$ cat design/flow/design.v
`default_nettype none
module toHex(
    input wire clk,
    input wire rst,
    input wire [3:0] value,
    output reg [7:0] hexChar
);
    always @(posedge clk) begin
        if (rst)
            hexChar <= "0";
        else
            hexChar <= (value <= 4'd9) ? 8'd48 + value : 8'd55 + value;
    end
endmodule
module flashNavigator
#(
  parameter STARTUP_WAIT = 32'd1000
)
(
    input wire clk,
    input wire rst,
    output reg flashClk,
    input wire flashMiso,
    output reg flashMosi,
    output reg flashCs,
    input wire [5:0] charAddress,
    output reg [7:0] charOutput,
    input wire btn1,
    input wire btn2
);
reg [23:0] readAddress;
localparam [7:0] command = 8'h03;
reg [7:0] currentByteOut;
reg [7:0] currentByteNum;
reg [255:0] dataIn;
reg [255:0] dataInBuffer;
localparam STATE_INIT_POWER = 8'd0;
localparam STATE_LOAD_CMD_TO_SEND = 8'd1;
localparam STATE_SEND = 8'd2;
localparam STATE_LOAD_ADDRESS_TO_SEND = 8'd3;
localparam STATE_READ_DATA = 8'd4;
localparam STATE_DONE = 8'd5;
reg [23:0] dataToSend;
reg [8:0] bitsToSend;
reg [32:0] counter;
reg [2:0] state;
reg [2:0] returnState;
reg dataReady;
always @(posedge clk) begin
if (rst) begin
  flashClk <= 0;
  flashMosi <= 0;
  flashCs <= 1;
  readAddress <= 0;
  currentByteOut <= 0;
  currentByteNum <= 0;
  dataIn <= 0;
  dataInBuffer <= 0;
  dataToSend <= 0;
  bitsToSend <= 0;
  counter <= 0;
  state <= 0;
  returnState <= 0;
  dataReady <= 0;
end
else
case (state)
  STATE_INIT_POWER: begin
    if (counter > STARTUP_WAIT && btn1 == 1 && btn2 == 1) begin
      state <= STATE_LOAD_CMD_TO_SEND;
      counter <= 32'b0;
      dataReady <= 0;
      currentByteNum <= 0;
      currentByteOut <= 0;
    end
    else
      counter <= counter + 1;
  end
  STATE_LOAD_CMD_TO_SEND: begin
      flashCs <= 0;
      dataToSend[23-:8] <= command;
      bitsToSend <= 8;
      state <= STATE_SEND;
      returnState <= STATE_LOAD_ADDRESS_TO_SEND;
  end
  STATE_SEND: begin
    if (counter == 32'd0) begin
      flashClk <= 0;
      flashMosi <= dataToSend[23];
      dataToSend <= {dataToSend[22:0],1'b0};
      bitsToSend <= bitsToSend - 1;
      counter <= 1;
    end
    else begin
      counter <= 32'd0;
      flashClk <= 1;
      if (bitsToSend == 0)
        state <= returnState;
    end
  end
  STATE_LOAD_ADDRESS_TO_SEND: begin
    dataToSend <= readAddress;
    bitsToSend <= 24;
    state <= STATE_SEND;
    returnState <= STATE_READ_DATA;
    currentByteNum <= 0;
  end
  STATE_READ_DATA: begin
    if (counter[0] == 1'd0) begin
      flashClk <= 0;
      counter <= counter + 1;
      if (counter[3:0] == 0 && counter > 0) begin
        dataIn[(currentByteNum << 3)+:8] <= currentByteOut;
        currentByteNum <= currentByteNum + 1;
        if (currentByteNum == 31)
          state <= STATE_DONE;
      end
    end
    else begin
      flashClk <= 1;
      currentByteOut <= {currentByteOut[6:0], flashMiso};
      counter <= counter + 1;
    end
  end
  STATE_DONE: begin
    dataReady <= 1;
    flashCs <= 1;
    dataInBuffer <= dataIn;
    counter <= STARTUP_WAIT;
    if (btn1 == 0) begin 
      readAddress <= readAddress + 24;
      state <= STATE_INIT_POWER;
    end
    else if (btn2 == 0) begin 
      readAddress <= readAddress - 24;
      state <= STATE_INIT_POWER;
    end
  end
  default: ;
endcase
end
wire [7:0] byteDisplayNumber;
wire lowerBit;
wire [7:0] hexCharOutput;
wire [3:0] currentHexVal;
reg [7:0] chosenByte;
wire [7:0] hexChar;
reg [3:0] addrNibble;
always @(*) begin
  case (4'd13 - charAddress[3:0])
    4'd0: addrNibble = readAddress[3:0];
    4'd1: addrNibble = readAddress[7:4];
    4'd2: addrNibble = readAddress[11:8];
    4'd3: addrNibble = readAddress[15:12];
    4'd4: addrNibble = readAddress[19:16];
    4'd5: addrNibble = readAddress[23:20];
    default: addrNibble = 4'd0;
  endcase
end
toHex hexConv(
clk,
rst,
addrNibble,
hexChar
);
always @(posedge clk) begin
if (rst) begin
  chosenByte <= 0;
  charOutput <= 0;
end
else begin
chosenByte <= dataInBuffer[(byteDisplayNumber << 3)+:8];
if (charAddress[5:4] == 2'b11) begin
  case (charAddress[3:0])
    0: charOutput <= "A";
    1: charOutput <= "d";
    2: charOutput <= "d";
    3: charOutput <= "r";
    4: charOutput <= ":";
    6: charOutput <= "0";
    7: charOutput <= "x";
    8,9,10,11,12,13: charOutput <= hexChar;
    15: charOutput <= dataReady ? " " : "L";
    default: charOutput <= " ";
  endcase
end
else
  charOutput <= hexCharOutput;
end
end
assign byteDisplayNumber = {3'b000, charAddress[5:1]};
assign lowerBit = charAddress[0];
assign currentHexVal = lowerBit ? chosenByte[3:0] : chosenByte[7:4];
toHex hexConvert(
clk,
rst,
currentHexVal,
hexCharOutput
);
endmodule
$ cat design/flow/run.sh
#!/bin/bash
# the make line also repeats each setting of config.mk as NAME=value (left out here)
make -C /OpenROAD-flow-scripts/flow DESIGN_CONFIG=/design/flow/config.mk WORK_HOME=/design/flow/orfs CLKGATE_MAP_FILE= finish
$ cat design/flow/config.mk
export PLATFORM = sky130hd
export DESIGN_NAME = flashNavigator
export DESIGN_NICKNAME = flashNavigator
export VERILOG_FILES = /design/flow/design.v
export SDC_FILE = /design/flow/constraint.sdc
export NUM_CORES = 4
export LEC_CHECK = 0
export CAP_MARGIN = 20
export CORE_ASPECT_RATIO = 0.72
export CORE_MARGIN = 2
export CORE_UTILIZATION = 72
export CTS_CLUSTER_DIAMETER = 105
export PLACE_DENSITY_LB_ADDON = 0.01
export SETUP_SLACK_MARGIN = 0.76
export SLEW_MARGIN = 20
$ cat design/flow/constraint.sdc
create_clock -name core_clock -period 2.7 [get_ports {clk}]
set_input_delay 0.5400 -clock core_clock [delete_from_list [all_inputs] [get_ports {clk}]]
set_output_delay 0.5400 -clock core_clock [all_outputs]
set_load 0.01 [all_outputs]
==> reports/metrics.cfg, run 1 <==
[run_status]
status = did not finish
lastStage = global routing
error_line = [ERROR GRT-0232] Routing congestion too high. Check the congestion heatmap in the GUI.

[yosys]
ys_sh_simple = 0.186
ys_top_cells_by_area = dfxtp_1 (48%), nand2_1 (10%), a21oi_1 (8.4%)
ys.flop_type = dfxtp_1
ys_sh_adder = 0.0151
ys_ff = 650
aoi_share = 0.141
syn_avg_cell_area_um2 = 8.54
edf_count = 0
synthCells = 3168
synth-xor-area-share = 0.0162
top_cell = nand2_1
ys_area_um2 = 27000
logic_family = simple AND/OR/NAND/NOR gates
top_cell_area_share = 0.481
mux_area_frac = 0.124
ys_seq_frac = 0.481
yosysTopAreaCell = dfxtp_1
yosysWarnings = 2
synthArstFlopShare = 0
synthesis.area_um2 = 27000
synth.distinct_cells = 64
ys_cells = 3168
syn-num-nets = 3211
ys_top_cells_by_count = nand2_1 (754), dfxtp_1 (650), a21oi_1 (453)

[clocking]
cts.sinks = 650
htree_levels = 2
root_buffer = clkbuf_16
clockBufferDepth = 3
cts_hold_buf = 0
cts_made_buffers = 57

[placed_design]
gp_congestion = 0.914
io_buffer_count = 20
post_dp_cell_area_um2 = 29100
dp_hpwl_um = 46900

[global_routing]
grtUsageTotal = 1.11
grt-ovfl-total = 4156

[floorplanning]
die_x_um = 232
rows = 60
boundaryPins = 22
core_um2 = 37200
die-area_um2 = 39200
die.size.y_um = 168
initial_core_util = 0.728

==> layer usage <==
metal,overflow,global-route usage
met1,252,0.992
met5,41,0.850
met3,244,0.937
met4,832,1.19
met2,2787,1.35
==> through the flow <==
step	total power (W)	instances	setup slack (ns)	setup TNS (ns)	hold slack [ns]
after floorplan	0.0102	3168	-0.135	-0.783	0.428
after global placement	0.0104	3604	-0.324	-2.42	0.432
after detailed placement	0.0104	3604	-0.379	-4.47	0.440
after CTS	0.0187	3833	0.170	0	0.337
==> timing repair <==
action                                  4_1_cts
endpoints found under the setup margin      650
buffers inserted                            103
gates resized                               201
cloned                                       20
pin swaps                                   141
==> run 2: changes to the inputs <==
- ABC_AREA: default -> 0
- CAP_MARGIN: 20 -> 25
- CELL_PAD_IN_SITES_DETAIL_PLACEMENT: default -> 1
- CELL_PAD_IN_SITES_GLOBAL_PLACEMENT: default -> 1
- CORE_ASPECT_RATIO: 0.72 -> default
- CORE_MARGIN: 2 -> 10
- CORE_UTILIZATION: 72 -> 33
- CTS_CLUSTER_DIAMETER: 105 -> 52
- GPL_ROUTABILITY_DRIVEN: default -> 0
- MAX_ROUTING_LAYER: default -> met4
- PLACE_DENSITY_LB_ADDON: 0.01 -> 0.23
- SETUP_SLACK_MARGIN: 0.76 -> default
- SLEW_MARGIN: 20 -> 15
- clock period: 2.7 -> 5.97 ns (I/O delays scaled with it)
==> run 2 against run 1 <==
The run now finishes clean. Synthesized area stayed put. Synthesized cell count stayed put. Die area up 140%.
==> reports/metrics.cfg, run 2 <==
[routing]
drtPass1Iterations = 5
wire_per_inst_um = 19.6
antenna_left = 0
vias_per_cell = 5.28
num_vias = 22200
drc = 0
drtIter0Drc = 1213
routed_wl_um = 82800

[clocking]
cts_tree = built
post-cts-setup-buffers = 0  ; -100%
clk_pin_slew_worst_paths_ns = 0.06
htree_levels = 3  ; +1
clockBufferDepth = 3  ; unchanged
root_buffer = clkbuf_16
clock_latency_ns = 0.64
cts_hold_buf = 0  ; unchanged
cts_made_buffers = 84  ; +47%
post_cts_resized = 0  ; -100%
cts.sinks = 650  ; unchanged

[placed_design]
io_buffer_count = 20  ; unchanged
dp_hpwl_um = 51700  ; +10%
post_dp_cell_area_um2 = 28200  ; -3.1%

[setup_path]
cp.buffers_inverters = 2
slowest_stage = clkdlybuf4s50_1
r2r_slack_ns = 2.10
slowest_delay_ns = 1.00
crit_type = in -> reg
reg2reg_to = dataIn[153]
crit_start = btn1
r2r-start = currentByteNum[0]
critPathMaxFanout = 18
crit_path_start_kind = input port
cp_cell_sequence = clkdlybuf4s50_1 > inv_1 > fa_1 > a211oi_1 > o21bai_1 > o211ai_1 > a311oi_1 > a41oi_1 > mux2i_1 > a21oi_1 > mux2_2
cp_num_cells = 11
worstPathRequired_ns = 6.48
rr_worst_depth = 11
end_kind = flop
arrival_ns = 4.96
crit_end = readAddress[23]
cp_top_family = AND-OR/OR-AND gates

[yosys]
synth-xor-area-share = 0.0162  ; unchanged
ys_seq_frac = 0.481  ; unchanged
ys_area_um2 = 27000  ; unchanged
yosysTopAreaCell = dfxtp_1
mux_area_frac = 0.124  ; unchanged
ys_sh_adder = 0.0151  ; unchanged
ys_cells = 3168  ; unchanged
logic_family = simple AND/OR/NAND/NOR gates
ys.flop_type = dfxtp_1
top_cell_area_share = 0.481  ; unchanged
synth.distinct_cells = 64  ; unchanged
aoi_share = 0.141  ; unchanged
edf_count = 0  ; unchanged
ys_ff = 650  ; unchanged
syn_avg_cell_area_um2 = 8.54  ; unchanged
ys_top_cells_by_area = dfxtp_1 (48%), nand2_1 (10%), a21oi_1 (8.4%)
synthArstFlopShare = 0  ; unchanged
synthCells = 3168  ; unchanged
synthesis.area_um2 = 27000  ; unchanged
ys_top_cells_by_count = nand2_1 (754), dfxtp_1 (650), a21oi_1 (453)
yosysWarnings = 2  ; unchanged
top_cell = nand2_1
syn-num-nets = 3211  ; unchanged
ys_sh_simple = 0.186  ; unchanged

[final_timing]
min_period_over_period = 0.746
setup-tns-final_ns = 0
relSlewSlack = 0.322
hold_viol_final = 0
finalCriticalPeriod_ns = 4.45
clock_skew_ns = 0.0485
rsz0062_at_grt = false
maxSlewViolCount = 0
tightest_slew_ns = 1.02
finalSetupViolations = 0
fmax_mhz = 225

[power]
power_sequential_w = 0.00435
pwr-share-clk = 0.524
vdd_drop_max_uv = 211
p_int_w = 0.00745
powerDensity_nw_per_um2 = 309
comb_cell_power_w = 0.000230
p_sw_frac = 0.225
combPwrFrac = 0.024
p_leak_nw = 10.9
powerClk_w = 0.00503
top_power_group = clock
power.share.sequential = 0.452
p_switching_w = 0.00216

[floorplanning]
initial_core_util = 0.334  ; -0.394
die_x_um = 306  ; +32%
rows = 104  ; +73%
core_um2 = 80900  ; +120%
boundaryPins = 22  ; unchanged
die.size.y_um = 306  ; +82%
die-area_um2 = 93800  ; +140%

[run_status]
status = no timing/DRC/antenna violations

[global_routing]
grt_pass1_wl_um = 132000
grt-ovfl-total = 0
grt_pass1_vias = 23100
grt_max_degree = 166
grtUsageTotal = 0.178
antenna_found_initial = 3

[cells_and_area]
final_area_um2 = 31100
syn_to_final_growth_pct = 15.0
fin_util = 0.384
fin_nets = 3130

[worst_hold_path]
min_to = dataInBuffer[56]
holdCritPathClass = reg -> reg
hp-start = dataIn[56]
hold_depth = 2

[job]
drv_cap = 0
warnings = 41

run 2: metrics by stage:
| stage | total power [W] | hold WS [ns] | cells | worst slack (ns) |
|---|---|---|---|---|
| floorplan | 0.00460 | 0.428 | 3168 | 0.971 |
| global route | 0.00995 | 0.467 | 4212 | 1.30 |
| CTS | 0.00973 | 0.418 | 4203 | 1.54 |
| finish | 0.00961 | 0.405 | 4212 | 1.52 |
| detailed placement | 0.00467 | 0.445 | 4055 | 0.890 |
| global placement | 0.00467 | 0.433 | 4047 | 0.999 |
run 2: cell type report:
type / count / area [um2]
Antenna cell: 3 / 7.51
Clock buffer: 110 / 2350
Clock inverter: 38 / 433
Fill cell: 9359 / 49800
Inverter: 27 / 101
Multi-Input combinational cell: 2253 / 13100
Sequential cell: 650 / 13000
Tap cell: 1060 / 1330
Timing Repair Buffer: 71 / 807
run 2: layer usage:
layer  up-vias  part of all wire  track usage
li1      10600                 -            -
met1     11100              0.47        0.225
met2       298              0.47        0.292
met3       143             0.036       0.0305
met4         0             0.023       0.0491
met5         -                 0            -
==> run 3: changes to the inputs <==
- ABC_AREA: 0 -> default
- CAP_MARGIN: 25 -> 20
- CELL_PAD_IN_SITES_DETAIL_PLACEMENT: 1 -> default
- CELL_PAD_IN_SITES_GLOBAL_PLACEMENT: 1 -> default
- CORE_MARGIN: 10 -> 2
- CORE_UTILIZATION: 33 -> 72
- CTS_CLUSTER_DIAMETER: 52 -> default
- CTS_CLUSTER_SIZE: default -> 56
- GPL_ROUTABILITY_DRIVEN: 0 -> default
- GPL_TIMING_DRIVEN: default -> 1
- MAX_ROUTING_LAYER: met4 -> met5
- PLACE_DENSITY: default -> 0.36
- PLACE_DENSITY_LB_ADDON: 0.23 -> default
- SETUP_SLACK_MARGIN: default -> 0.23
- SLEW_MARGIN: 15 -> 0
- TNS_END_PERCENT: default -> 100
- clock period: 5.97 -> 2.7 ns (I/O delays scaled with it)
==> run 3 against run 2 <==
The layout now fails its checks (setup timing). Global-route usage is 24 points higher. Critical path depth decreased by 1. Via count up 16%. Non-clock buffer count is 228 higher. Critical endpoint is now bitsToSend[7]. Largest cell class unchanged. Largest power group is now sequential cells.
==> reports/metrics.cfg, run 3 <==
[power]
pwr-share-clk = 0.469  ; -0.055
p_leak_nw = 12.0  ; +11%
powerClk_w = 0.00908  ; +81%
p_sw_frac = 0.224  ; -0.000454
p_int_w = 0.0150  ; +100%
power_sequential_w = 0.00960  ; +120%
power.share.sequential = 0.496  ; +0.044
comb_cell_power_w = 0.000679  ; +200%
powerDensity_nw_per_um2 = 591  ; +91%
top_power_group = sequential cells
vdd_drop_max_uv = 665  ; +210%
p_switching_w = 0.00434  ; +100%
combPwrFrac = 0.035  ; +0.011

[yosys]
ys_ff = 650  ; unchanged
ys_cells = 3168  ; unchanged
ys_sh_adder = 0.0151  ; unchanged
syn_avg_cell_area_um2 = 8.54  ; unchanged
logic_family = simple AND/OR/NAND/NOR gates
ys_top_cells_by_count = nand2_1 (754), dfxtp_1 (650), a21oi_1 (453)
edf_count = 0  ; unchanged
synthesis.area_um2 = 27000  ; unchanged
synthCells = 3168  ; unchanged
synth-xor-area-share = 0.0162  ; unchanged
yosysTopAreaCell = dfxtp_1
synthArstFlopShare = 0  ; unchanged
ys.flop_type = dfxtp_1
ys_area_um2 = 27000  ; unchanged
yosysWarnings = 2  ; unchanged
ys_top_cells_by_area = dfxtp_1 (48%), nand2_1 (10%), a21oi_1 (8.4%)
top_cell_area_share = 0.481  ; unchanged
top_cell = nand2_1
aoi_share = 0.141  ; unchanged
mux_area_frac = 0.124  ; unchanged
ys_seq_frac = 0.481  ; unchanged
ys_sh_simple = 0.186  ; unchanged
synth.distinct_cells = 64  ; unchanged
syn-num-nets = 3211  ; unchanged

[routing]
wire_per_inst_um = 24.0  ; +22%
drtPass1Iterations = 9  ; +4
num_vias = 25800  ; +16%
drtIter0Drc = 3359  ; +180%
vias_per_cell = 6.77  ; +28%
antenna_left = 0  ; unchanged
drc = 0  ; unchanged
routed_wl_um = 91400  ; +10%

[placed_design]
io_buffer_count = 20  ; unchanged
dp_hpwl_um = 46000  ; -11%
gp_congestion = 0.897
dp.cells = 3630  ; -10%

[setup_path]
rr_worst_depth = 10  ; -1
cp_num_cells = 10  ; -1
crit_type = reg -> reg
slowest_stage = or4_4
crit_end = bitsToSend[7]
crit_path_start_kind = flop
crit_start = counter[1]
worstPathRequired_ns = 3.28  ; -3.20 ns
critPathMaxFanout = 3  ; -15
slowest_delay_ns = 0.44  ; -0.56 ns
r2r_slack_ns = -0.0008  ; -2.10 ns
cp_top_family = simple AND/OR/NAND/NOR gates
reg2reg_to = bitsToSend[7]
r2r-start = counter[1]
cp.buffers_inverters = 1  ; -1
end_kind = flop
crit_top_cell = or4_4
cp_cell_sequence = inv_2 > ha_4 > nand2b_4 > or2_4 > nor4_4 > nand2_1 > a21o_1 > or4_4 > or4_4 > a21oi_2
arrival_ns = 3.28  ; -1.68 ns

[floorplanning]
rows = 70  ; -33%
die-area_um2 = 39100  ; -58%
core_um2 = 36800  ; -55%
die.size.y_um = 198  ; -35%
boundaryPins = 22  ; unchanged
initial_core_util = 0.735  ; +0.401
die_x_um = 198  ; -35%

[final_timing]
finalSetupViolations = 1  ; +1
worst_slack_ns = -0.000843  ; -1.52 ns
setup-tns-final_ns = -0.000843  ; -0.000843 ns
relSlewSlack = 0.367  ; +0.0454
fmax_mhz = 370
tightest_slew_ns = 0.949  ; -0.0681 ns
maxSlewViolCount = 0  ; unchanged
rsz0062_at_grt = true
min_period_over_period = 1.00  ; +0.255
clock_skew_ns = 0.0494  ; +0.000913 ns
hold_viol_final = 0  ; unchanged
finalCriticalPeriod_ns = 2.70

[clocking]
cts_made_buffers = 61  ; -27%
cts_hold_buf = 0  ; unchanged
cts.sinks = 650  ; unchanged
clockBufferDepth = 3  ; unchanged
clk_pin_slew_worst_paths_ns = 0.06  ; about the same
clock_latency_ns = 0.67  ; +0.03 ns
cts_tree = built
htree_levels = 2  ; -1
root_buffer = clkbuf_16

[cells_and_area]
fin_nets = 3335  ; +6.5%
stdcell_count = 3813  ; -9.5%
syn_to_final_growth_pct = 21.2

[global_routing]
grtUsageTotal = 0.418  ; +0.240
antenna_found_initial = 5  ; +2
grt_max_degree = 161  ; -3.0%
grt-ovfl-total = 0  ; unchanged
grt_pass1_vias = 24400  ; +5.9%
grt_pass1_wl_um = 129000  ; -2.5%

[worst_hold_path]
holdCritPathClass = in -> reg
hold_depth = 2  ; unchanged
min_to = counter[20]
hp-start = rst

[job]
drv_cap = 0  ; unchanged
warnings = 51  ; +24%

[run_status]
status = failed layout checks
so_faults = setup timing

[run 3: through the flow]
| step | area, um2 | hold WS, ns | util | total power (W) | worst slack (ns) |
|---|---|---|---|---|---|
| after floorplan | 27600 | 0.428 | - | 0.0102 | -0.140 |
| after global placement | 29300 | 0.431 | 0.796 | 0.0104 | -0.730 |
| after detailed placement | 29300 | 0.439 | 0.796 | 0.0104 | -0.810 |
| after CTS | 32100 | 0.326 | 0.872 | 0.0192 | 0.118 |
| after global routing | 32800 | 0.360 | 0.891 | 0.0197 | -0.119 |
| final | 32800 | 0.331 | 0.891 | 0.0194 | -0.000843 |
[run 3: layout make-up]
type | count | area [um2]
Tap cell | 468 | 586
Antenna cell | 2 | 5.00
Timing Repair Buffer | 299 | 2960
Fill cell | 1636 | 4010
Clock buffer | 91 | 1820
Clock inverter | 23 | 297
Inverter | 27 | 114
Sequential cell | 650 | 13000
Multi-Input combinational cell | 2253 | 14000
[run 3: per-layer routing]
metal | part of all wire | vias to the layer above | routed length [um] | track usage
met5 | 0.00040 | - | 37 | 0
met4 | 0.084 | 6 | 7710 | 0.281
met3 | 0.12 | 638 | 10800 | 0.0853
met2 | 0.45 | 1874 | 41500 | 0.677
met1 | 0.34 | 12200 | 31400 | 0.506
li1 | - | 11100 | - | -
[run 3: repair_timing]
item / CTS / global route
buffers inserted: 36 / 24
gates resized: 54 / 97
cloned: 3 / 4
setup endpoints to repair: 271 / 249
pin swaps: 31 / 33
==> run 4: changes to the inputs <==
- CELL_PAD_IN_SITES_GLOBAL_PLACEMENT: default -> 2
- CORE_ASPECT_RATIO: default -> 0.51
- CORE_MARGIN: 2 -> 7
- CORE_UTILIZATION: 72 -> 30
- CTS_CLUSTER_DIAMETER: default -> 202
- CTS_CLUSTER_SIZE: 56 -> default
- GPL_TIMING_DRIVEN: 1 -> default
- MAX_ROUTING_LAYER: met5 -> default
- PLACE_DENSITY: 0.36 -> default
- PLACE_DENSITY_LB_ADDON: default -> 0.07
- SETUP_SLACK_MARGIN: 0.23 -> 0.48
- SLEW_MARGIN: 0 -> 20
- TNS_END_PERCENT: 100 -> 50
- clock period: 2.7 -> 4.3 ns (I/O delays scaled with it)
==> run 4 against run 3 <==
Clock-buffer cell count is 10 higher. Synthesized cell count did not move. First-iteration DRC count decreased by 41%. Now clean on timing, DRC and antenna. Setup slack improved by 0.66 ns. Non-clock buffer count decreased by 178. Final cell count up 15%. Via count down 14%. Design area is 5.6% lower. Register-to-register slack better by 0.77 ns. Power shrank 37%. Combinational power down 49%.
==> reports/metrics.cfg, run 4 <==
[yosys]
synthesis.area_um2 = 27000  ; unchanged
ys_top_cells_by_area = dfxtp_1 (48%), nand2_1 (10%), a21oi_1 (8.4%)
ys_ff = 650  ; unchanged
synthArstFlopShare = 0  ; unchanged
yosysTopAreaCell = dfxtp_1
syn-num-nets = 3211  ; unchanged
ys_seq_frac = 0.481  ; unchanged
yosysWarnings = 2  ; unchanged
edf_count = 0  ; unchanged
ys_area_um2 = 27000  ; unchanged
syn_avg_cell_area_um2 = 8.54  ; unchanged
aoi_share = 0.141  ; unchanged
ys_top_cells_by_count = nand2_1 (754), dfxtp_1 (650), a21oi_1 (453)
top_cell = nand2_1
synth-xor-area-share = 0.0162  ; unchanged
synthCells = 3168  ; unchanged
ys_sh_adder = 0.0151  ; unchanged
synth.distinct_cells = 64  ; unchanged
top_cell_area_share = 0.481  ; unchanged
ys_sh_simple = 0.186  ; unchanged
logic_family = simple AND/OR/NAND/NOR gates
ys.flop_type = dfxtp_1
mux_area_frac = 0.124  ; unchanged
ys_cells = 3168  ; unchanged

[power]
powerClk_w = 0.00588  ; -35%
comb_cell_power_w = 0.000346  ; -49%
power_sequential_w = 0.00603  ; -37%
pwr-share-clk = 0.480  ; +0.011
vdd_drop_max_uv = 286  ; -57%
p_sw_frac = 0.232  ; +0.00747
combPwrFrac = 0.028  ; -0.007
p_int_w = 0.00941  ; -37%
p_switching_w = 0.00284  ; -35%
powerDensity_nw_per_um2 = 396  ; -33%
p_leak_nw = 10.8  ; -10%
power.share.sequential = 0.492  ; -0.004
total_power_w = 0.0123  ; -37%
top_power_group = sequential cells

[routing]
routed_wl_um = 91300  ; -0.13%
drc = 0  ; unchanged
antenna_left = 0  ; unchanged
drtPass1Iterations = 7  ; -2
vias_per_cell = 5.09  ; -25%
num_vias = 22300  ; -14%
drtIter0Drc = 1991  ; -41%
wire_per_inst_um = 20.9  ; -13%

[final_timing]
finalCriticalPeriod_ns = 3.64
clock_skew_ns = 0.0235  ; -0.0259 ns
hold-worst-slack_ns = 0.442  ; +0.111 ns
relSlewSlack = 0.262  ; -0.106
maxSlewViolCount = 0  ; unchanged
setup-tns-final_ns = 0  ; +0.000843 ns
tightest_slew_ns = 1.11  ; +0.158 ns
finalSetupViolations = 0  ; -1
rsz0062_at_grt = true
hold_viol_final = 0  ; unchanged
min_period_over_period = 0.847  ; -0.154
fmax_mhz = 275

[setup_path]
r2r-start = currentByteNum[0]
arrival_ns = 4.16  ; +0.88 ns
rr_worst_depth = 10  ; unchanged
worstPathRequired_ns = 4.82  ; +1.54 ns
crit_start = btn1
cp_top_family = AND-OR/OR-AND gates
cp_num_cells = 11  ; +1
crit_type = in -> reg
end_kind = flop
crit_end = readAddress[23]
crit_path_start_kind = input port
cp.buffers_inverters = 2  ; +1
crit_top_cell = o21ai_0
cp_cell_sequence = clkdlybuf4s50_1 > buf_4 > ha_1 > o21ai_0 > o21ai_0 > o311ai_0 > a311oi_1 > a41oi_1 > mux2i_1 > a21oi_1 > mux2_2
r2r_slack_ns = 0.77  ; +0.77 ns
critPathMaxFanout = 19  ; +16
slowest_stage = clkdlybuf4s50_1
reg2reg_to = dataIn[131]
slowest_delay_ns = 0.66  ; +0.22 ns

[cells_and_area]
regArea_um2 = 13000  ; -0.13%
fillCellCount = 9260  ; +470%
syn_to_final_growth_pct = 14.4
fin_util = 0.347  ; -0.544
mi_logic_area_um2 = 13100  ; -6.4%
fin_nets = 3163  ; -5.2%

[clocking]
clock_latency_ns = 0.65  ; -0.02 ns
root_buffer = clkbuf_16
clockBufferDepth = 3  ; unchanged
cts_hold_buf = 0  ; unchanged
clk_pin_slew_worst_paths_ns = 0.07  ; about the same
cts_made_buffers = 67  ; +9.8%
cts.sinks = 650  ; unchanged
cts_tree = built
htree_levels = 3  ; +1

[job]
warnings = 47  ; -7.8%
drv_cap = 0  ; unchanged

[floorplanning]
die.size.y_um = 228  ; +15%
die-area_um2 = 99200  ; +150%
boundaryPins = 22  ; unchanged
initial_core_util = 0.304  ; -0.432
core_um2 = 89100  ; +140%
rows = 78  ; +11%
die_x_um = 434  ; +120%

[run_status]
status = no timing/DRC/antenna violations

[global_routing]
grt_pass1_vias = 20800  ; -15%
grtUsageTotal = 0.179  ; -0.239
grt_max_degree = 190  ; +18%
antenna_found_initial = 3  ; -2
grt-ovfl-total = 0  ; unchanged
grt_pass1_wl_um = 137000  ; +6.7%

[worst_hold_path]
hold_depth = 2  ; unchanged
holdCritPathClass = reg -> reg
min_to = dataInBuffer[128]
hp-start = dataIn[128]

[placed_design]
dp_hpwl_um = 57800  ; +26%
gp_congestion = 0.785  ; -13%
io_buffer_count = 20  ; unchanged

run 4: area by class of cell:
cell class	instances	area share
clock inverters	19	0.00506
inverters	27	0.00328
repair buffers	121	0.0349
multi-input cells	2253	0.423
well taps	1200	0.0485
flip-flops and latches	650	0.421
diodes	3	0.000243
clock buffers	101	0.0645
run 4: routing by layer:
layer,global-route usage,wire length (um)
met5,0,0
met4,0.0333,1230
met1,0.303,51800
met3,0.0392,5420
met2,0.221,32800
run 4: what timing repair did:
item / CTS / global route
setup buffers: 0 / 0
hold endpoints to repair: 0 / 0
setup endpoints to repair: 0 / 35
gates resized: 0 / 2
run 4: through the flow:
step	cell area (um2)	instances	worst slack (ns)
after detailed placement	28800	4251	0.0910
after global routing	30900	4371	0.423
final	30900	4374	0.659
after floorplan	27100	3168	0.519
after CTS	30900	4371	0.682
after global placement	28800	4251	0.0257
==> run 5: changes to the inputs <==
- CELL_PAD_IN_SITES_GLOBAL_PLACEMENT: 2 -> default
- CORE_ASPECT_RATIO: 0.51 -> default
- CORE_MARGIN: 7 -> 2
- CORE_UTILIZATION: 30 -> 72
- CTS_CLUSTER_DIAMETER: 202 -> default
- PLACE_DENSITY_LB_ADDON: 0.07 -> default
- SETUP_SLACK_MARGIN: 0.48 -> 0.38
- TNS_END_PERCENT: 50 -> default
- clock period: 4.3 -> 2.86 ns (I/O delays scaled with it)
==> run 5 against run 4 <==
Still clean on timing, DRC and antenna. Power up 48%. Clock power up 43%. Clock skew up 0.0010 ns. Critical endpoint is now dataIn[142]. Largest cell class unchanged.
==> reports/metrics.cfg, run 5 <==
[floorplanning]
rows = 70  ; -10%
boundaryPins = 22  ; unchanged
die-area_um2 = 39100  ; -61%
die.size.y_um = 198  ; -13%
core_um2 = 36800  ; -59%
initial_core_util = 0.735  ; +0.432
die_x_um = 198  ; -54%

[setup_path]
slowest_stage = o311ai_4
rr_worst_depth = 12  ; +2
arrival_ns = 3.20  ; -0.96 ns
crit_path_start_kind = flop
crit_start = counter[13]
end_kind = flop
cp.buffers_inverters = 4  ; +2
r2r-start = counter[13]
slowest_delay_ns = 0.41  ; -0.25 ns
critPathMaxFanout = 8  ; -11
cp_top_family = simple AND/OR/NAND/NOR gates
cp_num_cells = 12  ; +1
reg2reg_to = dataIn[142]
crit_type = reg -> reg
cp_cell_sequence = nor4_4 > nand2_1 > buf_4 > buf_4 > o311ai_4 > buf_6 > nor2_4 > nand2_8 > nor2_4 > buf_12 > mux2i_1 > nor2_1
r2r_slack_ns = 0.18  ; -0.59 ns
crit_end = dataIn[142]
worstPathRequired_ns = 3.38  ; -1.44 ns

[global_routing]
grt_max_degree = 148  ; -22%
grtUsageTotal = 0.393  ; +0.214
antenna_found_initial = 3  ; unchanged
grt-ovfl-total = 0  ; unchanged
grt_pass1_wl_um = 122000  ; -11%
grt_pass1_vias = 23500  ; +13%

[clocking]
htree_levels = 2  ; -1
root_buffer = clkbuf_16
cts.sinks = 650  ; unchanged
cts_tree = built
cts_hold_buf = 0  ; unchanged
clock_latency_ns = 0.65  ; about the same
clk_pin_slew_worst_paths_ns = 0.06  ; about the same
clockBufferDepth = 3  ; unchanged
cts_made_buffers = 61  ; -9.0%

[routing]
drc = 0  ; unchanged
vias_per_cell = 6.61  ; +30%
antenna_left = 0  ; unchanged
wire_per_inst_um = 22.6  ; +8.3%
drtIter0Drc = 3233  ; +62%
wl_met2_um = 40500  ; +23%
drtPass1Iterations = 9  ; +2
routed_wl_um = 85100  ; -6.7%
routed-wl-met3_um = 8590  ; +59%
top_layer = met5
num_vias = 24900  ; +12%
wl_met1_um = 30400  ; -41%

[yosys]
mux_area_frac = 0.124  ; unchanged
yosysTopAreaCell = dfxtp_1
ys_seq_frac = 0.481  ; unchanged
ys_top_cells_by_area = dfxtp_1 (48%), nand2_1 (10%), a21oi_1 (8.4%)
syn_avg_cell_area_um2 = 8.54  ; unchanged
ys_sh_simple = 0.186  ; unchanged
synth-xor-area-share = 0.0162  ; unchanged
synthArstFlopShare = 0  ; unchanged
synth.distinct_cells = 64  ; unchanged
top_cell_area_share = 0.481  ; unchanged
top_cell = nand2_1
ys.flop_type = dfxtp_1
ys_cells = 3168  ; unchanged
synthCells = 3168  ; unchanged
aoi_share = 0.141  ; unchanged
ys_sh_adder = 0.0151  ; unchanged
synthesis.area_um2 = 27000  ; unchanged
edf_count = 0  ; unchanged
ys_top_cells_by_count = nand2_1 (754), dfxtp_1 (650), a21oi_1 (453)
yosysWarnings = 2  ; unchanged
ys_area_um2 = 27000  ; unchanged
ys_ff = 650  ; unchanged
syn-num-nets = 3211  ; unchanged
logic_family = simple AND/OR/NAND/NOR gates

[placed_design]
dp_hpwl_um = 44200  ; -24%
gp_congestion = 0.905  ; +15%
dp.cells = 3576  ; -16%
io_buffer_count = 20  ; unchanged

[power]
comb_cell_power_w = 0.000636  ; +84%
p_switching_w = 0.00401  ; +41%
p_sw_frac = 0.222  ; -0.0100
power.share.sequential = 0.501  ; +0.009
p_int_w = 0.0141  ; +50%
p_leak_nw = 11.8  ; +9.3%
top_power_group = sequential cells
power_sequential_w = 0.00906  ; +50%
combPwrFrac = 0.035  ; +0.007
vdd_drop_max_uv = 640  ; +120%
powerDensity_nw_per_um2 = 554  ; +40%
pwr-share-clk = 0.464  ; -0.016
powerClk_w = 0.00840  ; +43%

[worst_hold_path]
holdCritPathClass = in -> reg
hold_depth = 2  ; unchanged
hp-start = rst
min_to = charOutput[3]

[final_timing]
relSlewSlack = 0.335  ; +0.0731
rsz0062_at_grt = true
finalSetupViolations = 0  ; unchanged
clock_skew_ns = 0.0245  ; +0.00101 ns
tightest_slew_ns = 0.997  ; -0.111 ns
hold_viol_final = 0  ; unchanged
finalCriticalPeriod_ns = 2.68
setup-tns-final_ns = 0  ; unchanged
fmax_mhz = 373
maxSlewViolCount = 0  ; unchanged
min_period_over_period = 0.938  ; +0.0917

[job]
warnings = 51  ; +8.5%
drv_cap = 0  ; unchanged

[cells_and_area]
stdcell_count = 3767  ; -14%
syn_to_final_growth_pct = 20.7
fin_nets = 3294  ; +4.1%

[run_status]
status = no timing/DRC/antenna violations

-- run 5: through the flow --
step           setup slack [ns]  hold slack, ns  area [um2]  total power, W   util
2_1_floorplan           -0.0119           0.428       27500         0.00963      -
3_3_place_gp             -0.554           0.433       28800         0.00980  0.783
3_5_place_dp             -0.635           0.439       28800         0.00981  0.783
4_1_cts                   0.324           0.347       31700          0.0180  0.862
5_1_grt                  0.0969           0.395       32600          0.0184  0.887
6_report                  0.176           0.383       32600          0.0181  0.887
-- run 5: routing by layer --
layer	GRT usage	up-vias
met5	0	-
met4	0.223	4
met3	0.0618	433
met2	0.662	1639
met1	0.484	11800
li1	-	11000
-- run 5: final cells by class --
cell class / count / area [um2]
clock buffer: 96 / 1850
fill: 1717 / 4150
multi-input combinational: 2253 / 14200
timing repair buffer: 258 / 2630
inverter: 27 / 111
antenna: 1 / 2.50
sequential: 650 / 13100
tap: 468 / 586
clock inverter: 14 / 200
-- run 5: repair_timing --
item                                    CTS  global route
gates resized                            83           148
setup buffers                            44            23
endpoints found under the hold margin     0             0
pin swaps                                37            65
endpoints found under the setup margin  283           349
cloned                                    4             9
==> run 6: changes to the inputs <==
- CTS_CLUSTER_DIAMETER: default -> 355
- CTS_CLUSTER_SIZE: default -> 34
- clock period: 2.86 -> 2.7 ns (I/O delays scaled with it)
==> run 6 against run 5 <==
The flow now stops in global routing. Die area unchanged. Synthesized cell count did not move. Synthesized area stayed put.
==> reports/metrics.cfg, run 6 <==
[floorplanning]
core_um2 = 36800  ; unchanged
die-area_um2 = 39100  ; unchanged
die_x_um = 198  ; unchanged
rows = 70  ; unchanged
boundaryPins = 22  ; unchanged
initial_core_util = 0.735  ; unchanged
die.size.y_um = 198  ; unchanged

[yosys]
synth.distinct_cells = 64  ; unchanged
yosysTopAreaCell = dfxtp_1
synthesis.area_um2 = 27000  ; unchanged
yosysWarnings = 2  ; unchanged
synthArstFlopShare = 0  ; unchanged
ys_seq_frac = 0.481  ; unchanged
ys_sh_simple = 0.186  ; unchanged
syn_avg_cell_area_um2 = 8.54  ; unchanged
ys_top_cells_by_count = nand2_1 (754), dfxtp_1 (650), a21oi_1 (453)
ys_ff = 650  ; unchanged
top_cell = nand2_1
synthCells = 3168  ; unchanged
ys_cells = 3168  ; unchanged
top_cell_area_share = 0.481  ; unchanged
ys_sh_adder = 0.0151  ; unchanged
mux_area_frac = 0.124  ; unchanged
syn-num-nets = 3211  ; unchanged
ys_area_um2 = 27000  ; unchanged
synth-xor-area-share = 0.0162  ; unchanged
logic_family = simple AND/OR/NAND/NOR gates
edf_count = 0  ; unchanged
ys.flop_type = dfxtp_1
ys_top_cells_by_area = dfxtp_1 (48%), nand2_1 (10%), a21oi_1 (8.4%)
aoi_share = 0.141  ; unchanged

[placed_design]
io_buffer_count = 20  ; unchanged
dpl_worst_slack_ns = -0.810  ; -0.175 ns
dp_hpwl_um = 46700  ; +5.8%
gp_congestion = 0.917  ; +1.3%
dp.cells = 3613  ; +1.0%

[run_status]
status = did not finish
lastStage = global routing

[clocking]
root_buffer = clkbuf_16
cts.sinks = 650  ; unchanged
cts_made_buffers = 23  ; -62%
cts_hold_buf = 0  ; unchanged
clockBufferDepth = 3  ; unchanged
htree_levels = 1  ; -1

## run 6: repair_timing
item,4_1_cts
buffers inserted,67
endpoints found under the setup margin,280
pin swaps,84
cloned,9
resized,154
## run 6: stage by stage
step,area [um2],util,setup TNS [ns]
CTS,31400,0.854,0
detailed placement,29300,0.796,-7.71
global placement,29300,0.796,-6.72
floorplan,27800,-,-0.346
==> run 7: changes to the inputs <==
- ABC_AREA: default -> 1
- CAP_MARGIN: 20 -> 15
- CELL_PAD_IN_SITES_GLOBAL_PLACEMENT: default -> 2
- CORE_UTILIZATION: 72 -> 26
- CTS_CLUSTER_DIAMETER: 355 -> default
- CTS_CLUSTER_SIZE: 34 -> default
- PLACE_DENSITY_LB_ADDON: default -> 0.04
- SETUP_SLACK_MARGIN: 0.38 -> default
- SLEW_MARGIN: 20 -> 35
- clock period: 2.7 -> 4.38 ns (I/O delays scaled with it)
==> run 7 against run 6 <==
The run now finishes clean. Synthesized cell count up 43%. Synthesized area up 13%. Die area rose to 3.1 times the previous value.
==> reports/metrics.cfg, run 7 <==
[routing]
drtPass1Iterations = 5
num_vias = 29000
wl_met2_um = 55300
wl_met1_um = 64400
drc = 0
diodes = 0
top_layer = met4
vias_per_cell = 4.85
wire_per_inst_um = 21.1
routed_wl_um = 126000
antenna_left = 0
routed-wl-met3_um = 4680
drtIter0Drc = 1854

[yosys]
aoi_share = 0.190  ; +0.0491
synthesis.area_um2 = 30600  ; +13%
synth.distinct_cells = 51  ; -20%
yosysWarnings = 2  ; unchanged
ys_sh_adder = 0.0133  ; -0.00175
mux_area_frac = 0.000654  ; -0.123
top_cell_area_share = 0.425  ; -0.0559
top_cell = nand2_1
ys_sh_simple = 0.283  ; +0.0971
ys_ff = 650  ; unchanged
ys.flop_type = dfxtp_1
ys_seq_frac = 0.425  ; -0.0559
ys_area_um2 = 30600  ; +13%
syn-num-nets = 4558  ; +42%
edf_count = 0  ; unchanged
synthArstFlopShare = 0  ; unchanged
syn_avg_cell_area_um2 = 6.78  ; -21%
synthCells = 4515  ; +43%
logic_family = simple AND/OR/NAND/NOR gates
ys_cells = 4515  ; +43%
ys_top_cells_by_count = nand2_1 (1139), dfxtp_1 (650), a21oi_1 (625)
synth-xor-area-share = 0.00740  ; -0.00879
yosysTopAreaCell = dfxtp_1
ys_top_cells_by_area = dfxtp_1 (43%), nand2_1 (14%), a21oi_1 (10%)

[cells_and_area]
stdcell_count = 5980
syn_to_final_growth_pct = 14.7
fin_util = 0.301
fin_nets = 4430
fillCellCount = 12900

[power]
powerClk_w = 0.00720
vdd_drop_max_uv = 402
p_switching_w = 0.00570
combPwrFrac = 0.196
p_leak_nw = 13.6
top_power_group = clock
power_sequential_w = 0.00622
powerDensity_nw_per_um2 = 475
power.share.sequential = 0.372
p_sw_frac = 0.341
comb_cell_power_w = 0.00328
p_int_w = 0.0110
pwr-share-clk = 0.431

[worst_hold_path]
min_to = charOutput[1]
hp-start = hexConvert.hexChar[1]
holdCritPathClass = reg -> reg
hold_depth = 2

[placed_design]
dpl_worst_slack_ns = 0.676  ; +1.49 ns
dp.cells = 5822  ; +61%
dp_hpwl_um = 80800  ; +73%
gp_congestion = 0.760  ; -17%
io_buffer_count = 20  ; unchanged

[final_timing]
rsz0062_at_grt = false
tightest_slew_ns = 0.912
min_period_over_period = 0.759
hold_viol_final = 0
clock_skew_ns = 0.0328
fmax_mhz = 301
finalSetupViolations = 0
setup-tns-final_ns = 0
relSlewSlack = 0.386
finalCriticalPeriod_ns = 3.32
worst_slack_ns = 1.06
maxSlewViolCount = 0

[floorplanning]
initial_core_util = 0.263  ; -0.473
die-area_um2 = 120000  ; +210%
rows = 125  ; +79%
boundaryPins = 22  ; unchanged
die_x_um = 347  ; +75%
core_um2 = 117000  ; +220%
die.size.y_um = 347  ; +75%

[setup_path]
crit_start = currentByteNum[0]
end_kind = flop
cp_top_family = simple AND/OR/NAND/NOR gates
crit_top_cell = nand2_1
cp.buffers_inverters = 2
slowest_stage = nand4_1
cp_num_cells = 12
cp_cell_sequence = inv_2 > ha_1 > nor3b_1 > ha_4 > inv_1 > nand4_4 > nor2_2 > nand4_1 > nand2_1 > nand2_1 > nand2_1 > a21oi_1
crit_end = dataIn[229]
arrival_ns = 3.83
slowest_delay_ns = 0.61
critPathMaxFanout = 11
crit_path_start_kind = flop
rr_worst_depth = 12
worstPathRequired_ns = 4.88
r2r_slack_ns = 1.06
crit_type = reg -> reg
r2r-start = currentByteNum[0]
reg2reg_to = dataIn[229]

[job]
drv_cap = 0
warnings = 39

[global_routing]
grtUsageTotal = 0.207
grt_pass1_wl_um = 192000
grt_max_degree = 167
antenna_found_initial = 1
grt_pass1_vias = 28500
grt-ovfl-total = 0

[clocking]
clk_pin_slew_worst_paths_ns = 0.06
cts.sinks = 650  ; unchanged
clockBufferDepth = 3  ; unchanged
cts_tree = built
clock_latency_ns = 0.68
cts_made_buffers = 86  ; +270%
root_buffer = clkbuf_16
post_cts_resized = 0  ; -100%
post-cts-setup-buffers = 0  ; -100%
htree_levels = 3  ; +2
cts_hold_buf = 0  ; unchanged

[run_status]
status = no timing/DRC/antenna violations

## run 7: cell type report
class / count / area (um2) / area share
clock buffer: 138 / 2620 / 0.0746
multi-input combinational: 3243 / 15200 / 0.433
tap: 1524 / 1910 / 0.0543
sequential: 650 / 13000 / 0.371
timing repair buffer: 101 / 976 / 0.0278
inverter: 305 / 1170 / 0.0332
clock inverter: 19 / 233 / 0.00663
## run 7: through the flow
stage,hold WS (ns),area [um2],total power [W]
final,0.448,35100,0.0167
after floorplan,0.429,30600,0.00837
after CTS,0.453,35100,0.0170
after detailed placement,0.444,32200,0.00962
after global routing,0.471,35100,0.0175
after global placement,0.441,32200,0.00962
## run 7: per-layer routing
metal  vias up  GRT usage
met2       454      0.321
met5         -          0
met4         0     0.0448
li1      14700          -
met3       118     0.0270
met1     13700      0.302
==> run 8: changes to the inputs <==
- ABC_AREA: 1 -> default
- CAP_MARGIN: 15 -> 20
- CELL_PAD_IN_SITES_GLOBAL_PLACEMENT: 2 -> default
- CORE_UTILIZATION: 26 -> 72
- CTS_CLUSTER_DIAMETER: default -> 105
- PLACE_DENSITY_LB_ADDON: 0.04 -> 0.28
- SETUP_SLACK_MARGIN: default -> 0.22
- SLEW_MARGIN: 35 -> 20
- clock period: 4.38 -> 2.7 ns (I/O delays scaled with it)
==> run 8 against run 7 <==
Non-clock buffer count increased by 211. Via count decreased by 2.8%. Clock skew increased by 0.0026 ns. Combinational power decreased by 79%. Wire length decreased by 15%. First-iteration DRC count increased to 3.0 times the previous value. Utilization increased by 61 points. Power increased by 19%. Highest routed layer is now met5. Clock-buffer cell count decreased by 55. Register-to-register slack got worse by 1.6 ns. Maximum frequency increased by 1.4%. Synthesized area decreased by 12%. The layout now fails its checks (setup timing).
==> reports/metrics.cfg, run 8 <==
[yosys]
ys_sh_simple = 0.186  ; -0.0971
aoi_share = 0.141  ; -0.0491
synth.distinct_cells = 64  ; +25%
ys_top_cells_by_count = nand2_1 (754), dfxtp_1 (650), a21oi_1 (453)
ys_area_um2 = 27000  ; -12%
yosysWarnings = 2  ; unchanged
mux_area_frac = 0.124  ; +0.123
synth-xor-area-share = 0.0162  ; +0.00879
edf_count = 0  ; unchanged
ys_ff = 650  ; unchanged
synthCells = 3168  ; -30%
syn_avg_cell_area_um2 = 8.54  ; +26%
top_cell = nand2_1
ys_top_cells_by_area = dfxtp_1 (48%), nand2_1 (10%), a21oi_1 (8.4%)
yosysTopAreaCell = dfxtp_1
top_cell_area_share = 0.481  ; +0.0559
ys_seq_frac = 0.481  ; +0.0559
syn-num-nets = 3211  ; -30%
logic_family = simple AND/OR/NAND/NOR gates
synthArstFlopShare = 0  ; unchanged
ys_cells = 3168  ; -30%
synthesis.area_um2 = 27000  ; -12%
ys.flop_type = dfxtp_1
ys_sh_adder = 0.0151  ; +0.00175

[cells_and_area]
stdcell_count = 3829  ; -36%
regArea_um2 = 13000  ; about the same
fin_nets = 3347  ; -24%
fillCellCount = 1307  ; -90%
mi_logic_area_um2 = 14400  ; -5.1%
fin_util = 0.911  ; +0.610
syn_to_final_growth_pct = 24.0

[final_timing]
clock_skew_ns = 0.0355  ; +0.00264 ns
min_period_over_period = 1.21  ; +0.455
finalCriticalPeriod_ns = 3.28  ; -0.0464 ns
worst_slack_ns = -0.576  ; -1.63 ns
fmax_mhz = 305  ; +1.4%
hold-worst-slack_ns = 0.408  ; -0.0397 ns
rsz0062_at_grt = true
tightest_slew_ns = 1.19  ; +0.281 ns
setup-tns-final_ns = -3.98  ; -3.98 ns
relSlewSlack = 0.196  ; -0.189
maxSlewViolCount = 0  ; unchanged
finalSetupViolations = 34  ; +34
hold_viol_final = 0  ; unchanged

[placed_design]
dp_hpwl_um = 45000  ; -44%
io_buffer_count = 20  ; unchanged
dp.cells = 3624  ; -38%
gp_congestion = 0.855  ; +12%

[job]
warnings = 41  ; +5.1%
drv_cap = 0  ; unchanged

[global_routing]
grt-ovfl-total = 0  ; unchanged
antenna_found_initial = 11  ; +10
grt_pass1_vias = 25300  ; -11%
grt_max_degree = 129  ; -23%
grt_pass1_wl_um = 136000  ; -29%
grtUsageTotal = 0.441  ; +0.235

[run_status]
so_faults = setup timing
status = failed layout checks

[floorplanning]
core_um2 = 36800  ; -68%
boundaryPins = 22  ; unchanged
rows = 70  ; -44%
die_x_um = 198  ; -43%
die.size.y_um = 198  ; -43%
initial_core_util = 0.735  ; +0.473
die-area_um2 = 39100  ; -68%

[routing]
num_vias = 28200  ; -2.8%
top_layer = met5
routed-wl-met3_um = 17100  ; +270%
wl_met1_um = 33000  ; -49%
vias_per_cell = 7.36  ; +52%
antenna_left = 0  ; unchanged
wire_per_inst_um = 28.1  ; +33%
drtPass1Iterations = 14  ; +9
drc = 0  ; unchanged
drtIter0Drc = 5527  ; +200%
routed_wl_um = 108000  ; -15%
wl_met2_um = 45800  ; -17%

[power]
vdd_drop_max_uv = 615  ; +53%
pwr-share-clk = 0.481  ; +0.050
power.share.sequential = 0.483  ; +0.111
p_leak_nw = 12.2  ; -10%
total_power_w = 0.0199  ; +19%
combPwrFrac = 0.035  ; -0.161
p_switching_w = 0.00457  ; -20%
comb_cell_power_w = 0.000703  ; -79%
powerDensity_nw_per_um2 = 592  ; +25%
top_power_group = sequential cells
p_int_w = 0.0153  ; +39%
p_sw_frac = 0.230  ; -0.111
powerClk_w = 0.00955  ; +33%
power_sequential_w = 0.00960  ; +54%

[worst_hold_path]
hp-start = rst
min_to = bitsToSend[4]
holdCritPathClass = in -> reg
hold_depth = 2  ; unchanged

[setup_path]
crit_end = dataIn[73]
worstPathRequired_ns = 3.20  ; -1.68 ns
cp_cell_sequence = inv_2 > ha_4 > nor2b_4 > nor2b_4 > ha_4 > inv_1 > nor2_2 > buf_4 > nand2_8 > buf_6 > o21ai_0 > a21oi_1
crit_start = currentByteNum[0]
slowest_stage = o21ai_0
crit_path_start_kind = flop
slowest_delay_ns = 0.92  ; +0.31 ns
crit_type = reg -> reg
cp_top_family = AND-OR/OR-AND gates
cp_num_cells = 12  ; unchanged
end_kind = flop
reg2reg_to = dataIn[73]
cp.buffers_inverters = 4  ; +2
r2r-start = currentByteNum[0]
r2r_slack_ns = -0.58  ; -1.63 ns
arrival_ns = 3.77  ; -0.06 ns
rr_worst_depth = 12  ; unchanged
critPathMaxFanout = 9  ; -2

[clocking]
htree_levels = 2  ; -1
clk_pin_slew_worst_paths_ns = 0.08  ; +0.02 ns
clockBufferDepth = 3  ; unchanged
clock_latency_ns = 0.69  ; about the same
root_buffer = clkbuf_16
cts_tree = built
cts.sinks = 650  ; unchanged
cts_made_buffers = 60  ; -30%

## run 8: layout make-up
class                           count  area share
Antenna cell                        6    0.000448
Tap cell                          468      0.0175
Multi-Input combinational cell   2253       0.430
Sequential cell                   650       0.389
Clock inverter                     30      0.0139
Inverter                           27     0.00343
Clock buffer                       83      0.0512
Timing Repair Buffer              312      0.0947
## run 8: timing repair
item,CTS,global route
resized,59,232
hold buffers,0,0
endpoints found under the hold margin,0,0
cloned,2,10
setup buffers,41,33
pin swaps,26,83
endpoints found under the setup margin,279,354
## run 8: routing by layer
layer | GRT usage | up-vias
met1 | 0.535 | 12700
met4 | 0.305 | 10
li1 | - | 11100
met5 | 0 | -
met2 | 0.695 | 3125
met3 | 0.110 | 1220
## run 8: per-stage QoR
| step | setup WS (ns) | instance area, um2 |
|---|---|---|
| after floorplan | -0.140 | 27500 |
| after global placement | -0.758 | 29200 |
| after detailed placement | -0.803 | 29200 |
| after CTS | 0.0481 | 32100 |
| after global routing | -0.476 | 33500 |
| final | -0.576 | 33500 |
==> run 9: changes to the inputs <==
- CAP_MARGIN: 20 -> 25
- CELL_PAD_IN_SITES_DETAIL_PLACEMENT: default -> 1
- CELL_PAD_IN_SITES_GLOBAL_PLACEMENT: default -> 0
- CORE_ASPECT_RATIO: default -> 0.99
- CORE_UTILIZATION: 72 -> 64
- CTS_CLUSTER_DIAMETER: 105 -> default
- GPL_TIMING_DRIVEN: default -> 1
- MAX_ROUTING_LAYER: default -> met5
- MIN_ROUTING_LAYER: default -> met1
- PLACE_DENSITY: default -> 0.78
- PLACE_DENSITY_LB_ADDON: 0.28 -> default
- SETUP_SLACK_MARGIN: 0.22 -> -0.27
- TNS_END_PERCENT: default -> 70
- clock period: 2.7 -> 3.45 ns (I/O delays scaled with it)
==> run 9 against run 8 <==
The run now fails in clock tree synthesis. Die area grew 12%. Synthesized cell count is the same. Synthesized area is the same.
==> reports/metrics.cfg, run 9 <==
[run_status]
status = did not finish
lastStage = clock tree synthesis
error_line = [ERROR DPL-0033] detailed placement checks failed during check placement.

[yosys]
aoi_share = 0.141  ; unchanged
mux_area_frac = 0.124  ; unchanged
ys_top_cells_by_area = dfxtp_1 (48%), nand2_1 (10%), a21oi_1 (8.4%)
syn_avg_cell_area_um2 = 8.54  ; unchanged
synth-xor-area-share = 0.0162  ; unchanged
ys_sh_adder = 0.0151  ; unchanged
ys_seq_frac = 0.481  ; unchanged
logic_family = simple AND/OR/NAND/NOR gates
synth.distinct_cells = 64  ; unchanged
yosysWarnings = 2  ; unchanged
top_cell_area_share = 0.481  ; unchanged
synthCells = 3168  ; unchanged
synthArstFlopShare = 0  ; unchanged
synthesis.area_um2 = 27000  ; unchanged
ys_sh_simple = 0.186  ; unchanged
ys_ff = 650  ; unchanged
ys_cells = 3168  ; unchanged
yosysTopAreaCell = dfxtp_1
edf_count = 0  ; unchanged
ys.flop_type = dfxtp_1
ys_top_cells_by_count = nand2_1 (754), dfxtp_1 (650), a21oi_1 (453)
ys_area_um2 = 27000  ; unchanged
top_cell = nand2_1
syn-num-nets = 3211  ; unchanged

[floorplanning]
initial_core_util = 0.652  ; -0.0832
die_x_um = 211  ; +6.5%
die.size.y_um = 209  ; +5.4%
core_um2 = 41500  ; +13%
rows = 74  ; +5.7%
boundaryPins = 22  ; unchanged
die-area_um2 = 43900  ; +12%

[placed_design]
gp_congestion = 0.903  ; +5.6%
dp_hpwl_um = 66400  ; +48%
io_buffer_count = 20  ; unchanged
dp.cells = 3597  ; -0.75%

[run 9: per-stage QoR]
step / cell area (um2) / setup WS (ns)
after floorplan: 27100 / -0.238
after global placement: 28000 / -0.439
after detailed placement: 28100 / -0.549
==> run 10: changes to the inputs <==
- CAP_MARGIN: 25 -> 35
- CELL_PAD_IN_SITES_DETAIL_PLACEMENT: 1 -> default
- CELL_PAD_IN_SITES_GLOBAL_PLACEMENT: 0 -> default
- CORE_ASPECT_RATIO: 0.99 -> 1.1
- CORE_UTILIZATION: 64 -> 53
- CTS_CLUSTER_SIZE: default -> 56
- GPL_ROUTABILITY_DRIVEN: default -> 0
- HOLD_SLACK_MARGIN: default -> -0.02
- MIN_ROUTING_LAYER: met1 -> default
- PLACE_DENSITY: 0.78 -> default
- PLACE_DENSITY_LB_ADDON: default -> 0.12
- SETUP_SLACK_MARGIN: -0.27 -> 0.5
- SLEW_MARGIN: 20 -> 10
- TNS_END_PERCENT: 70 -> 100
- clock period: 3.45 -> 8.65 ns (I/O delays scaled with it)
==> run 10 against run 9 <==
Now clean on timing, DRC and antenna. Synthesized area did not move. Die area rose by 20%. Synthesized cell count did not move.
==> reports/metrics.cfg, run 10 <==
[yosys]
synth.distinct_cells = 64  ; unchanged
yosysTopAreaCell = dfxtp_1
synthesis.area_um2 = 27000  ; unchanged
ys_top_cells_by_area = dfxtp_1 (48%), nand2_1 (10%), a21oi_1 (8.4%)
ys_cells = 3168  ; unchanged
ys_top_cells_by_count = nand2_1 (754), dfxtp_1 (650), a21oi_1 (453)
mux_area_frac = 0.124  ; unchanged
syn-num-nets = 3211  ; unchanged
edf_count = 0  ; unchanged
logic_family = simple AND/OR/NAND/NOR gates
ys_ff = 650  ; unchanged
ys_sh_adder = 0.0151  ; unchanged
synthArstFlopShare = 0  ; unchanged
yosysWarnings = 2  ; unchanged
ys_sh_simple = 0.186  ; unchanged
top_cell_area_share = 0.481  ; unchanged
synth-xor-area-share = 0.0162  ; unchanged
aoi_share = 0.141  ; unchanged
ys_seq_frac = 0.481  ; unchanged
synthCells = 3168  ; unchanged
ys.flop_type = dfxtp_1
syn_avg_cell_area_um2 = 8.54  ; unchanged
top_cell = nand2_1
ys_area_um2 = 27000  ; unchanged

[final_timing]
rsz0062_at_grt = false
fmax_mhz = 216
relSlewSlack = 0.195
tightest_slew_ns = 1.21
hold_viol_final = 0
clock_skew_ns = 0.0252
setup-tns-final_ns = 0
finalCriticalPeriod_ns = 4.64
finalSetupViolations = 0
maxSlewViolCount = 0
min_period_over_period = 0.536

[power]
p_sw_frac = 0.218
vdd_drop_max_uv = 186
pwr-share-clk = 0.468
combPwrFrac = 0.025
top_power_group = sequential cells
power_sequential_w = 0.00300
total_power_w = 0.00592
powerClk_w = 0.00277
p_int_w = 0.00463
p_leak_nw = 10.5
power.share.sequential = 0.507
powerDensity_nw_per_um2 = 199
p_switching_w = 0.00129
comb_cell_power_w = 0.000151

[cells_and_area]
stdcell_count = 3767
fin_nets = 3104
syn_to_final_growth_pct = 9.86
fillCellCount = 4397

[setup_path]
reg2reg_to = dataIn[152]
crit_path_start_kind = input port
critPathMaxFanout = 24
end_kind = flop
cp_cell_sequence = clkdlybuf4s50_1 > buf_4 > inv_1 > fa_1 > a211oi_1 > o21bai_1 > o211ai_1 > a311oi_1 > a41oi_1 > mux2i_1 > a21oi_1 > mux2_2
r2r-start = currentByteNum[0]
cp.buffers_inverters = 3
crit_start = btn1
worstPathRequired_ns = 9.14
crit_end = readAddress[23]
cp_top_family = AND-OR/OR-AND gates
slowest_delay_ns = 0.50
slowest_stage = fa_1
cp_num_cells = 12
rr_worst_depth = 11
r2r_slack_ns = 4.63
crit_type = in -> reg
arrival_ns = 5.13

[run_status]
status = no timing/DRC/antenna violations

[clocking]
root_buffer = clkbuf_16
clock_latency_ns = 0.61
cts.sinks = 650
clockBufferDepth = 3
htree_levels = 3
cts_tree = built
post_cts_resized = 0
cts_hold_buf = 0
cts_made_buffers = 67
post-cts-setup-buffers = 0
clk_pin_slew_worst_paths_ns = 0.06

[routing]
antenna_left = 0
drtIter0Drc = 1925
diodes = 0
vias_per_cell = 5.77
num_vias = 21700
drc = 0
drtPass1Iterations = 7
wire_per_inst_um = 18.4
routed_wl_um = 69500

[floorplanning]
die.size.y_um = 241  ; +16%
die_x_um = 219  ; +4.2%
core_um2 = 50300  ; +21%
initial_core_util = 0.538  ; -0.114
rows = 86  ; +16%
die-area_um2 = 52900  ; +20%
boundaryPins = 22  ; unchanged

[global_routing]
grt_pass1_wl_um = 111000
grt_pass1_vias = 20600
grt_max_degree = 273
antenna_found_initial = 0
grt-ovfl-total = 0
grtUsageTotal = 0.263

[placed_design]
dp_hpwl_um = 41300  ; -38%
dp.cells = 3650  ; +1.5%
io_buffer_count = 20  ; unchanged

[worst_hold_path]
holdCritPathClass = reg -> reg
min_to = dataInBuffer[87]
hold_depth = 2
hp-start = dataIn[87]

[job]
warnings = 39
drv_cap = 0

==> run 10: through the flow <==
| step | instance area, um2 | utilization | worst slack [ns] | hold WS, ns |
|---|---|---|---|---|
| 2_1_floorplan | 27000 | - | 3.12 | 0.428 |
| 3_3_place_gp | 27500 | 0.547 | 3.54 | 0.431 |
| 3_5_place_dp | 27600 | 0.549 | 3.46 | 0.438 |
| 4_1_cts | 29700 | 0.590 | 4.07 | 0.441 |
| 5_1_grt | 29700 | 0.591 | 3.78 | 0.462 |
| 6_report | 29700 | 0.591 | 4.01 | 0.444 |
==> run 10: layer usage <==
layer	up-vias	wire length (um)	global-route usage
met5	-	0	0
met4	0	1630	0.0885
met3	104	3170	0.0348
met2	477	33600	0.444
met1	10600	31100	0.348
li1	10600	-	-
==> run 10: final cells by class <==
class / instances / area [um2] / share of cell area
Clock buffer: 93 / 1890 / 0.0635
Clock inverter: 22 / 204 / 0.00686
Inverter: 27 / 101 / 0.00341
Multi-Input combinational cell: 2253 / 13100 / 0.439
Sequential cell: 650 / 13000 / 0.438
Tap cell: 660 / 826 / 0.0278
Timing Repair Buffer: 62 / 627 / 0.0211
==> run 11: changes to the inputs <==
- ABC_AREA: default -> 1
- CAP_MARGIN: 35 -> 20
- CORE_ASPECT_RATIO: 1.1 -> default
- CORE_UTILIZATION: 53 -> 72
- CTS_CLUSTER_DIAMETER: default -> 345
- CTS_CLUSTER_SIZE: 56 -> 10
- GPL_ROUTABILITY_DRIVEN: 0 -> default
- GPL_TIMING_DRIVEN: 1 -> default
- HOLD_SLACK_MARGIN: -0.02 -> 0.3
- MAX_ROUTING_LAYER: met5 -> default
- PLACE_DENSITY: default -> 0.6
- PLACE_DENSITY_LB_ADDON: 0.12 -> default
- SETUP_SLACK_MARGIN: 0.5 -> 0.8
- SLEW_MARGIN: 10 -> 20
- TNS_END_PERCENT: 100 -> 5
- clock period: 8.65 -> 2.7 ns (I/O delays scaled with it)
==> run 11 against run 10 <==
Design area rose by 19%. Final cell count rose by 35%. Critical path type is now reg -> reg. First-iteration DRC count rose by 150%. Synthesized cell count rose by 43%. Still clean.
==> reports/metrics.cfg, run 11 <==
[yosys]
aoi_share = 0.190  ; +0.0491
ys_sh_adder = 0.0133  ; -0.00175
top_cell_area_share = 0.425  ; -0.0559
ys_top_cells_by_count = nand2_1 (1139), dfxtp_1 (650), a21oi_1 (625)
yosysTopAreaCell = dfxtp_1
synthArstFlopShare = 0  ; unchanged
syn-num-nets = 4558  ; +42%
ys_sh_simple = 0.283  ; +0.0971
ys.flop_type = dfxtp_1
ys_ff = 650  ; unchanged
mux_area_frac = 0.000654  ; -0.123
ys_cells = 4515  ; +43%
syn_avg_cell_area_um2 = 6.78  ; -21%
ys_seq_frac = 0.425  ; -0.0559
top_cell = nand2_1
logic_family = simple AND/OR/NAND/NOR gates
ys_top_cells_by_area = dfxtp_1 (43%), nand2_1 (14%), a21oi_1 (10%)
ys_area_um2 = 30600  ; +13%
synth.distinct_cells = 51  ; -20%
synthesis.area_um2 = 30600  ; +13%
synth-xor-area-share = 0.00740  ; -0.00879

[placed_design]
dp_hpwl_um = 57700  ; +40%
dp.cells = 4929  ; +35%
post_dp_cell_area_um2 = 32000  ; +16%
io_buffer_count = 20  ; unchanged

[cells_and_area]
fillCellCount = 2615  ; -41%
regArea_um2 = 13000  ; about the same
mi_logic_area_um2 = 15700  ; +20%
fin_util = 0.841  ; +0.249
final_area_um2 = 35300  ; +19%
stdcell_count = 5085  ; +35%
fin_nets = 4584  ; +48%

[global_routing]
grtUsageTotal = 0.438  ; +0.175
grt_pass1_vias = 29700  ; +45%
grt-ovfl-total = 0  ; unchanged
grt_pass1_wl_um = 156000  ; +41%
grt_max_degree = 172  ; -37%
antenna_found_initial = 1  ; +1

[power]
vdd_drop_max_uv = 720  ; +290%
combPwrFrac = 0.246  ; +0.221
p_int_w = 0.0167  ; +260%
p_switching_w = 0.00852  ; +560%
top_power_group = sequential cells
powerClk_w = 0.00895  ; +220%
powerDensity_nw_per_um2 = 715  ; +260%
comb_cell_power_w = 0.00620  ; +4000%
p_sw_frac = 0.338  ; +0.120

[routing]
drc = 0  ; unchanged
antenna_left = 0  ; unchanged
drtIter0Drc = 4754  ; +150%
vias_per_cell = 6.36  ; +10%
diodes = 0  ; unchanged
routed_wl_um = 102000  ; +46%
wire_per_inst_um = 20.0  ; +8.4%
drtPass1Iterations = 13  ; +6
num_vias = 32300  ; +49%

[final_timing]
min_period_over_period = 0.905  ; +0.368
finalSetupViolations = 0  ; unchanged
fmax_mhz = 409
maxSlewViolCount = 0  ; unchanged
finalCriticalPeriod_ns = 2.44
relSlewSlack = 0.376  ; +0.181
tightest_slew_ns = 0.936  ; -0.272 ns
clock_skew_ns = 0.0406  ; +0.0154 ns
hold_viol_final = 0  ; unchanged
hold-worst-slack_ns = 0.452  ; +0.00810 ns
rsz0062_at_grt = true

[job]
drv_cap = 0  ; unchanged
warnings = 42  ; +7.7%

[clocking]
htree_levels = 3  ; unchanged
clockBufferDepth = 3  ; unchanged
root_buffer = clkbuf_16
cts.sinks = 650  ; unchanged
cts_tree = built
clock_latency_ns = 0.64  ; +0.03 ns
cts_made_buffers = 74  ; +10%
clk_pin_slew_worst_paths_ns = 0.06  ; about the same

[worst_hold_path]
hold_depth = 2  ; unchanged
holdCritPathClass = reg -> reg
min_to = dataInBuffer[114]

[setup_path]
rr_worst_depth = 13  ; +2
r2r-start = currentByteNum[1]
crit_end = dataIn[250]
crit_type = reg -> reg
slowest_delay_ns = 0.33  ; -0.17 ns
arrival_ns = 3.00  ; -2.13 ns
cp_top_family = simple AND/OR/NAND/NOR gates
worstPathRequired_ns = 3.26  ; -5.88 ns
cp.buffers_inverters = 4  ; +1
slowest_stage = dfxtp_2
cp_cell_sequence = inv_1 > ha_4 > nor3b_4 > ha_4 > inv_6 > nand2_4 > nor2_4 > nand4_1 > nor2_2 > buf_6 > buf_4 > nand4_1 > a21oi_2
crit_path_start_kind = flop
crit_start = currentByteNum[1]
cp_num_cells = 13  ; +1

[floorplanning]
die-area_um2 = 44200  ; -16%
boundaryPins = 22  ; unchanged
die_x_um = 210  ; -4.2%
initial_core_util = 0.730  ; +0.191
core_um2 = 41900  ; -17%
die.size.y_um = 210  ; -13%
rows = 75  ; -13%

[run_status]
status = no timing/DRC/antenna violations

## run 11: area by class of cell
class,instances,area share
repair buffers,265,0.0761
multi-input cells,3245,0.444
inverters,305,0.0343
well taps,539,0.0191
flip-flops and latches,650,0.369
clock inverters,3,0.00160
clock buffers,78,0.0553
## run 11: routing by layer
metal,track usage,part of all wire,vias up
met5,0,0,-
met4,0.255,0.072,0
met3,0.113,0.13,610
met2,0.677,0.44,2194
met1,0.556,0.37,14600
li1,-,-,15000
## run 11: through the flow
| step | total power (W) | setup slack [ns] | TNS (ns) |
|---|---|---|---|
| 2_1_floorplan | 0.0137 | 0.0907 | 0 |
| 3_3_place_gp | 0.0153 | -0.299 | -1.84 |
| 3_5_place_dp | 0.0154 | -0.398 | -2.73 |
| 4_1_cts | 0.0245 | 0.413 | 0 |
| 5_1_grt | 0.0258 | 0.212 | 0 |
| 6_report | 0.0252 | 0.258 | 0 |
## run 11: what timing repair did
action | CTS | global route
pin swaps | 26 | 19
gates cloned | 6 | 2
buffers inserted | 47 | 19
setup endpoints to repair | 369 | 563
hold buffers | 1 | 0
gates resized | 94 | 61
hold endpoints to repair | 7 | 0
Power and IR drop assume default switching activity.
